## red
Design top, start of the top module:
module top(
     input wire clk, reset,
     input wire start, si,
     output wire [3:0] an,
     output wire [7:0] sseg
    );
make LEC_CHECK=0 ABC_AREA=1 CAP_MARGIN=15 CELL_PAD_IN_SITES_DETAIL_PLACEMENT=0 CORE_MARGIN=2 CORE_UTILIZATION=72 CTS_CLUSTER_DIAMETER=342 CTS_CLUSTER_SIZE=15 MAX_ROUTING_LAYER=met5 PLACE_DENSITY_LB_ADDON=0.06 SETUP_SLACK_MARGIN=0.38 SLEW_MARGIN=20 finish   # period 2.9 ns
run.sh (not shown) runs the stock make flow with config.mk's settings and CLKGATE_MAP_FILE=.
red finished all stages; the layout is clean.
Relative to red, the following input files were edited for blue:
- removing MAX_ROUTING_LAYER (formerly met5)
- removing CELL_PAD_IN_SITES_DETAIL_PLACEMENT (formerly 0)
- removing CTS_CLUSTER_SIZE (formerly 15)
- changing CAP_MARGIN from 15 to 20
- removing PLACE_DENSITY_LB_ADDON (formerly 0.06)
- removing SETUP_SLACK_MARGIN (formerly 0.38)
- removing CTS_CLUSTER_DIAMETER (formerly 342)
blue vs. red: remaining routing DRC violations barely changed, critical path depth climbed 2, setup slack after layout dropped 0.021 ns. NOTE: clock tree buffer count of the final layout in blue exceeds that of red. Going from red to blue, total routed wirelength decreased 2.7%; first-pass iteration count of the detailed router increased by 1 relative to the old numbers. On clock tree skew after final layout, red loses to blue. Compared with red, blue shows a global routing met3 resource utilization that is 0.34 points higher.
--- input diff blue..green ---
- an added CTS_CLUSTER_DIAMETER of 368
- an added CTS_CLUSTER_SIZE of 15
- an added PLACE_DENSITY_LB_ADDON of 0.07
--- outcome ---
green completed end to end with timing, DRC and antenna clean.
From blue to green the numbers moved as follows: biggest fanout along the worst timing path increased by 2 relative to the old numbers; sequential share of cell area increased by 1.1 points relative to the old numbers; sequential fraction of design power increased by 7.3 points relative to the old numbers.
diff inputs: green => orange
- CTS_CLUSTER_SIZE: 15 -> unset
- CTS_CLUSTER_DIAMETER: 368 -> unset
- PLACE_DENSITY_LB_ADDON: 0.07 -> 0.08
- Taking green as the reference point, the total power after layout of orange rises by about 14%.
- orange against green: clock-pin slew on the worst setup and hold paths comparable, met2 layer wire length in the routed design went up by 0.95%, global-route usage saw an increase, via count grew by 2.1%.
- Clock power, orange vs green: up by more than a quarter
- Share of the cycle needed by the critical path after routing delta (green -> orange): insignificant

========
Setup of run 1:
Starting RTL as in the previous note.
Settings: LEC_CHECK=0, ABC_AREA=1, CAP_MARGIN=20, CORE_ASPECT_RATIO=0.88, CORE_MARGIN=2, CORE_UTILIZATION=72, CTS_CLUSTER_DIAMETER=96, GPL_ROUTABILITY_DRIVEN=0, PLACE_DENSITY=0.39, SETUP_SLACK_MARGIN=0.72, SLEW_MARGIN=20; clock period 2.9 ns.
Run 1 completed; timing, DRC and antenna clean
Relative to run 1, the following input files were edited for run 2:
Settings: SETUP_SLACK_MARGIN now 0.84, was 0.72; GPL_ROUTABILITY_DRIVEN no longer set, was 0; CAP_MARGIN now 15, was 20; CTS_CLUSTER_SIZE now 99, previously not set; MAX_ROUTING_LAYER now met5, previously not set; CORE_ASPECT_RATIO now 0.9, was 0.88; CTS_CLUSTER_DIAMETER no longer set, was 96; CELL_PAD_IN_SITES_DETAIL_PLACEMENT now 0, previously not set; PLACE_DENSITY now 0.36, was 0.39.
--- outcome ---
To summarise run 2: no stage aborted, but the layout did not pass its checks, failing on negative setup slack. Looking at the reports, run 1 completed the entire flow and the layout it produced met the timing, design-rule and antenna checks. Run 2 against run 1: total length of routed met3 wires moved up, total wire length after detailed routing higher, post-layout total power rose by about 8%, routing usage on met3 now sits higher.
Here is what was changed in the inputs of run 3 compared with run 2.
Settings: removing CTS_CLUSTER_SIZE (formerly 99); removing CORE_ASPECT_RATIO (formerly 0.9); setting CTS_CLUSTER_DIAMETER to 96 for the first time; changing PLACE_DENSITY from 0.36 to 0.39; changing CAP_MARGIN from 15 to 20; removing CELL_PAD_IN_SITES_DETAIL_PLACEMENT (formerly 0); removing MAX_ROUTING_LAYER (formerly met5); removing SETUP_SLACK_MARGIN (formerly 0.84).
[summary]
- Post-route worst hold slack in run 3 is 0.019 ns higher than in run 2
- Run 3 reached the final stage; the timing, design-rule and antenna checks on its layout passed.
- Run 3 reports a lower number of iterations in the first detailed-routing pass than run 2 does.
- Run 3 vs run 2 — clock group share of total power rose 0.9 points.
- Run 3: clock skew 0.012 ns below run 2
- Looking only at worst setup slack after layout, and setting everything else aside, the lower value of run 2 and run 3 goes to run 2.
Modified inputs, run 4 compared to run 3
Settings: putting HOLD_SLACK_MARGIN at -0.08 where nothing was set; putting CORE_ASPECT_RATIO at 0.92 where nothing was set; swapping 20 for 0 in CAP_MARGIN; swapping 1 for 0 in ABC_AREA; putting SETUP_SLACK_MARGIN at 0.38 where nothing was set; putting GPL_ROUTABILITY_DRIVEN at 0 where nothing was set.
Findings:
Final critical delay including setup and external delays in run 4 is 0.29 ns higher than in run 3
| layout-stage area growth over the synthesis result | run 4 vs run 3 | 6.6 points higher |
In the flow results for run 3 and run 4, the post-placement worst setup slack is larger on run 3.
Compared with run 3, in run 4 post-layout worst setup margin lost 0.29 ns, tightest slew margin relative to the limit has decreased, die size went down by 1200 um^2, multi-input combinational area share now sits higher.
Nothing crashed in run 4 and all stages finished; the problem is that the final layout failed, the offending checks being negative setup slack.
Inputs modified between run 4 and run 5:
Settings: CAP_MARGIN changed from 0 to 20; ABC_AREA changed from 0 to 1; HOLD_SLACK_MARGIN removed (was -0.08).
NOTE die outline area run 4->run 5 increased by a few percent. Average vias per placed instance | run 5 below run 4. Run 5: number of placement rows is 2.2% higher than what run 4 reported. When the final numbers for run 4 and run 5 were put side by side, the shortest clock period the worst path allows after layout turned out to be smaller in run 5. Non-clock buffer count was lower in run 5 than in run 4. Looking only at area fraction in compound gates after synthesis, and setting everything else aside, the higher value of run 4 and run 5 goes to run 4. Looking at fraction of synthesized cell area in xor and xnor cells across run 4 and run 5, the one that comes out lower is run 5. The lower violation count after the first detailed-routing iteration came out of run 4. Run 5 vs run 4, placed instance count went up by 478. Across run 4 and run 5, a clean result was obtained everywhere but in run 4. Against run 4, run 5 reports a fraction of area in registers that is lower. Wire length after detailed routing grows slightly when moving from run 4 to run 5.
For run 6, these inputs were changed with respect to run 5:
Settings: PLACE_DENSITY: 0.39 -> unset; CORE_ASPECT_RATIO: 0.92 -> unset; SETUP_SLACK_MARGIN: 0.38 -> 0.74; PLACE_DENSITY_LB_ADDON: unset -> 0.07; CTS_CLUSTER_DIAMETER: 96 -> 368; CTS_CLUSTER_SIZE: unset -> 15; GPL_ROUTABILITY_DRIVEN: 0 -> unset; SLEW_MARGIN: 20 -> 40.
Results
- The run showing the smaller global routing usage on met3 is run 6.
- Of the two values seen for classification of the worst-slack hold path, primary input to flip-flop was produced by run 5 and flip-flop to flip-flop by run 6.
- Summary of run 6 over run 5: tapcell count moved down; clock power moved down; logic gate share of total power moved up; fraction of area in registers moved down.

========
top again, from the RTL that the note above started with.
## top
module top(
     input wire clk, reset,
     input wire start, si,
     output wire [3:0] an,
     output wire [7:0] sseg
    );
Settings: LEC_CHECK=0, CAP_MARGIN=15, CELL_PAD_IN_SITES_DETAIL_PLACEMENT=2, CELL_PAD_IN_SITES_GLOBAL_PLACEMENT=1, CORE_MARGIN=2, CORE_UTILIZATION=40, CTS_CLUSTER_SIZE=99, HOLD_SLACK_MARGIN=0.26, MAX_ROUTING_LAYER=met5, MIN_ROUTING_LAYER=met2, SETUP_SLACK_MARGIN=0.97, SLEW_MARGIN=20, TNS_END_PERCENT=30; clock period 4.67 ns.
Change:
--- a/flow/config.mk
+++ b/flow/config.mk
@@ -9,2 +9 @@
-export CELL_PAD_IN_SITES_DETAIL_PLACEMENT = 2
-export CELL_PAD_IN_SITES_GLOBAL_PLACEMENT = 1
+export CELL_PAD_IN_SITES_DETAIL_PLACEMENT = 0
@@ -12 +11 @@
-export CORE_UTILIZATION = 40
+export CORE_UTILIZATION = 72
@@ -14 +12,0 @@
-export HOLD_SLACK_MARGIN = 0.26
@@ -16 +14 @@
-export MIN_ROUTING_LAYER = met2
+export PLACE_DENSITY_LB_ADDON = 0.06
@@ -19 +16,0 @@
-export TNS_END_PERCENT = 30
==> flow/constraint.sdc (replaced) <==
create_clock -name core_clock -period 3.58 [get_ports {clk}]
set_input_delay 0.7160 -clock core_clock [delete_from_list [all_inputs] [get_ports {clk}]]
set_output_delay 0.7160 -clock core_clock [all_outputs]
set_load 0.01 [all_outputs]
Effect: First-iteration DRC count shrinks by about 27%. Power came out higher by about 15%. Routed wire length decreases by about 16%.
Change:
--- a/flow/config.mk
+++ b/flow/config.mk
@@ -12,0 +13 @@
+export HOLD_SLACK_MARGIN = -0.08
@@ -14,2 +15 @@
-export PLACE_DENSITY_LB_ADDON = 0.06
-export SETUP_SLACK_MARGIN = 0.97
+export SETUP_SLACK_MARGIN = 1.07
==> flow/constraint.sdc (replaced) <==
create_clock -name core_clock -period 3.6 [get_ports {clk}]
set_input_delay 0.7200 -clock core_clock [delete_from_list [all_inputs] [get_ports {clk}]]
set_output_delay 0.7200 -clock core_clock [all_outputs]
set_load 0.01 [all_outputs]
The new run completed with no timing, DRC or antenna violations. Setup slack loses 32 ps. Count of clock-buffer cells in the layout shrinks by 5. Via count climbs by a few percent. Die area does not change.
Change:
==> flow/config.mk (replaced) <==
export PLATFORM = sky130hd
export DESIGN_NAME = top
export DESIGN_NICKNAME = top
export VERILOG_FILES = /design/flow/design.v
export SDC_FILE = /design/flow/constraint.sdc
export NUM_CORES = 4
export LEC_CHECK = 0
export CAP_MARGIN = 20
export CORE_MARGIN = 2
export CORE_UTILIZATION = 40
export SLEW_MARGIN = 20
==> flow/constraint.sdc (replaced) <==
create_clock -name core_clock -period 5.22 [get_ports {clk}]
set_input_delay 1.0440 -clock core_clock [delete_from_list [all_inputs] [get_ports {clk}]]
set_output_delay 1.0440 -clock core_clock [all_outputs]
set_load 0.01 [all_outputs]
After rerunning: Synthesized area stays the same; sequential power is lower by 31%; utilization falls by 41 points; final cell count rose by 7.2%; die area increases by 77%; register-to-register slack is better by 1200 ps; global-route usage came out lower by 16 points.

========
Starting RTL as in the previous note.
## top
module top(
     input wire clk, reset,
     input wire start, si,
     output wire [3:0] an,
     output wire [7:0] sseg
    );
clock: 3.02 ns
lec_check: 0
cap_margin: 15
cell_pad_in_sites_detail_placement: 0
core_aspect_ratio: 1.59
core_margin: 2
core_utilization: 65
cts_cluster_size: 99
hold_slack_margin: 0.26
max_routing_layer: met5
setup_slack_margin: 0.79
slew_margin: 20
The baseline finished but failed the layout checks on setup timing.
Next try:
Settings changed: CAP_MARGIN 15 to 20, CELL_PAD_IN_SITES_DETAIL_PLACEMENT 0 to default, CORE_ASPECT_RATIO 1.59 to default, CORE_UTILIZATION 65 to 41, CTS_CLUSTER_SIZE 99 to default, HOLD_SLACK_MARGIN 0.26 to default, MAX_ROUTING_LAYER met5 to default, SETUP_SLACK_MARGIN 0.79 to default.
Clock period 3.02 ns to 5.22 ns, I/O delays scaled along.
With this change the flow went through all stages and came out clean.
Utilization decreases by 35 points.
Count of clock-buffer cells in the layout increases by 9.
Critical path depth decreases by 1.
Power decreases by about 40%.
Combinational power decreases by about 55%.
Clock power decreases by about 34%.
Die size increases by 56%.
Wire length decreases by about 22%.
Next try:
Settings changed: CORE_UTILIZATION 41 to 26, GPL_TIMING_DRIVEN from default to 0, SETUP_SLACK_MARGIN from default to 1.92.
Clock period 5.22 ns to 10.0 ns, I/O delays scaled along.
Worst setup slack improved by 3.6 ns.
Register-to-register slack improved by 5.0 ns.
Global-route usage goes down by 3.8 points.
Next try:
Settings changed: ABC_AREA from default to 1, CORE_UTILIZATION 26 to 72, GPL_TIMING_DRIVEN 0 to default, SETUP_SLACK_MARGIN 1.92 to default.
Clock period 10.0 ns to 15.4 ns, I/O delays scaled along.
Effect:
- routed wire length goes down by a few percent
- clock power goes down by well over a third
- cell area goes down slightly
- synthesized cell count goes up by a quarter to a third
- power goes down by a quarter to a third
- non-clock buffer count goes down by 80
- via count goes up by roughly a tenth
- combinational power goes up to 3.4 times its value

========
Starting RTL as in the previous note.
Design top, start of the top module:
module top(
     input wire clk, reset,
     input wire start, si,
     output wire [3:0] an,
     output wire [7:0] sseg
    );
Settings: LEC_CHECK=0, ABC_AREA=1, CAP_MARGIN=20, CORE_MARGIN=2, CORE_UTILIZATION=72, CTS_CLUSTER_DIAMETER=91, CTS_CLUSTER_SIZE=15, PLACE_DENSITY_LB_ADDON=0.07, SETUP_SLACK_MARGIN=0.45, SLEW_MARGIN=20; clock period 2.9 ns.
Next try:
Settings changed: CTS_CLUSTER_DIAMETER 91 to 93, CTS_CLUSTER_SIZE 15 to default, GPL_ROUTABILITY_DRIVEN from default to 0, PLACE_DENSITY_LB_ADDON 0.07 to 0.08, SETUP_SLACK_MARGIN 0.45 to 0.73.
The new run ran to the end with no violations.
Combinational power came out higher by 27%.
Area after synthesis does not change.
Critical path depth rose by 3.
Next try:
Settings changed: CTS_CLUSTER_DIAMETER 93 to default, CTS_CLUSTER_SIZE from default to 10, GPL_ROUTABILITY_DRIVEN 0 to default, PLACE_DENSITY_LB_ADDON 0.08 to default, SETUP_SLACK_MARGIN 0.73 to 0.26.
Result: Synthesized area is unchanged; critical path depth does not change; cell area drops by 5.0%; setup slack improves by 0.066 ns; total power falls by about 9%.
Next try:
Settings changed: CAP_MARGIN 20 to 0, CTS_CLUSTER_DIAMETER from default to 400, PLACE_DENSITY_LB_ADDON from default to 0.04.
Result: The new run completed with no timing, DRC or antenna violations; power drops by 1.9%; area after synthesis stays the same; cell count drops by 0.55%; core utilization decreases by 0.59 points; design area drops by about 0.7%; wire length drops by about 0.54%; count of clock-buffer cells in the layout went down by 2.
Next try:
Settings changed: CAP_MARGIN 0 to 20, CTS_CLUSTER_DIAMETER 400 to 376, CTS_CLUSTER_SIZE 10 to 15, PLACE_DENSITY_LB_ADDON 0.04 to 0.07, SETUP_SLACK_MARGIN 0.26 to 0.36, SLEW_MARGIN 20 to 40.
What happened: Via count barely changes. Combinational power climbs by 6.0%. Die size stays the same.
Next try:
Settings changed: CORE_ASPECT_RATIO from default to 0.92, CTS_CLUSTER_DIAMETER 376 to 368, PLACE_DENSITY_LB_ADDON 0.07 to 0.05, SETUP_SLACK_MARGIN 0.36 to 0.74.
Outcome:
- wire length increases by about 10%
- setup slack loses 0.14 ns
- global-route usage increases by 0.95 points
- die size stays flat
- power increases by 3.8%
- non-clock buffer count increases by 6
- cell area increases by about 3.7%
- clock-buffer cell count does not change
- first-iteration DRC count increases by about 40%
- area after synthesis stays the same

========
run A:
Starting RTL as in the previous note.
clock: 10.0 ns
lec_check: 0
abc_area: 1
cap_margin: 20
cell_pad_in_sites_detail_placement: 2
cell_pad_in_sites_global_placement: 0
core_aspect_ratio: 1.74
core_margin: 3
core_utilization: 26
cts_cluster_size: 81
gpl_routability_driven: 0
gpl_timing_driven: 0
hold_slack_margin: -0.04
min_routing_layer: met2
place_density_lb_addon: 0.07
setup_slack_margin: 1.92
slew_margin: 20
tns_end_percent: 95
#### Input delta (run B over run A)
Settings: PLACE_DENSITY_LB_ADDON: 0.07 -> unset; CORE_MARGIN: 3 -> 8; ABC_AREA: 1 -> 0.
==> results <==
Run B ran to completion and came out clean on the timing, design-rule and antenna checks.
The AND-OR/OR-AND share of the synthesized area number comes out lower for run A vs run B.
Cmp run B and run A / wire length / lower: run A
Changes observed in run B relative to run A: height of the die essentially unchanged; final HPWL from detailed placement saw a decrease; via-per-instance ratio rose by about 13%; combinational share of power now smaller; total area of sequential cells was more or less identical.
Clock latency on the worst-skew pair: run B vs run A down 0.02 ns
Setup changes, run B to run C
Settings: an added MAX_ROUTING_LAYER of met4; a deleted GPL_TIMING_DRIVEN that had been 0; a deleted CTS_CLUSTER_SIZE that had been 81; a change of CORE_UTILIZATION from 26 to 25; a change of CAP_MARGIN from 20 to 30; a change of SETUP_SLACK_MARGIN from 1.92 to -0.08; a deleted CELL_PAD_IN_SITES_DETAIL_PLACEMENT that had been 2; a change of ABC_AREA from 0 to 1; a deleted TNS_END_PERCENT that had been 95; a change of CORE_ASPECT_RATIO from 1.74 to 0.74; a deleted MIN_ROUTING_LAYER that had been met2; a change of CORE_MARGIN from 8 to 2; a change of HOLD_SLACK_MARGIN from -0.04 to 0.19; a deleted CELL_PAD_IN_SITES_GLOBAL_PLACEMENT that had been 0.
### Flow results
- Every stage of the flow completed for run C, and the final layout passed the timing, design-rule and antenna checks.
- Against run B, run C comes in 0.26 points lower on post-synthesis share of cell area spent on full adders, half adders and majority gates.
- The combinational power share number comes out higher for run C vs run B.
- Run B and run C ended up with nearly the same area growth from synthesis to layout.
Power and IR drop assume default switching activity.
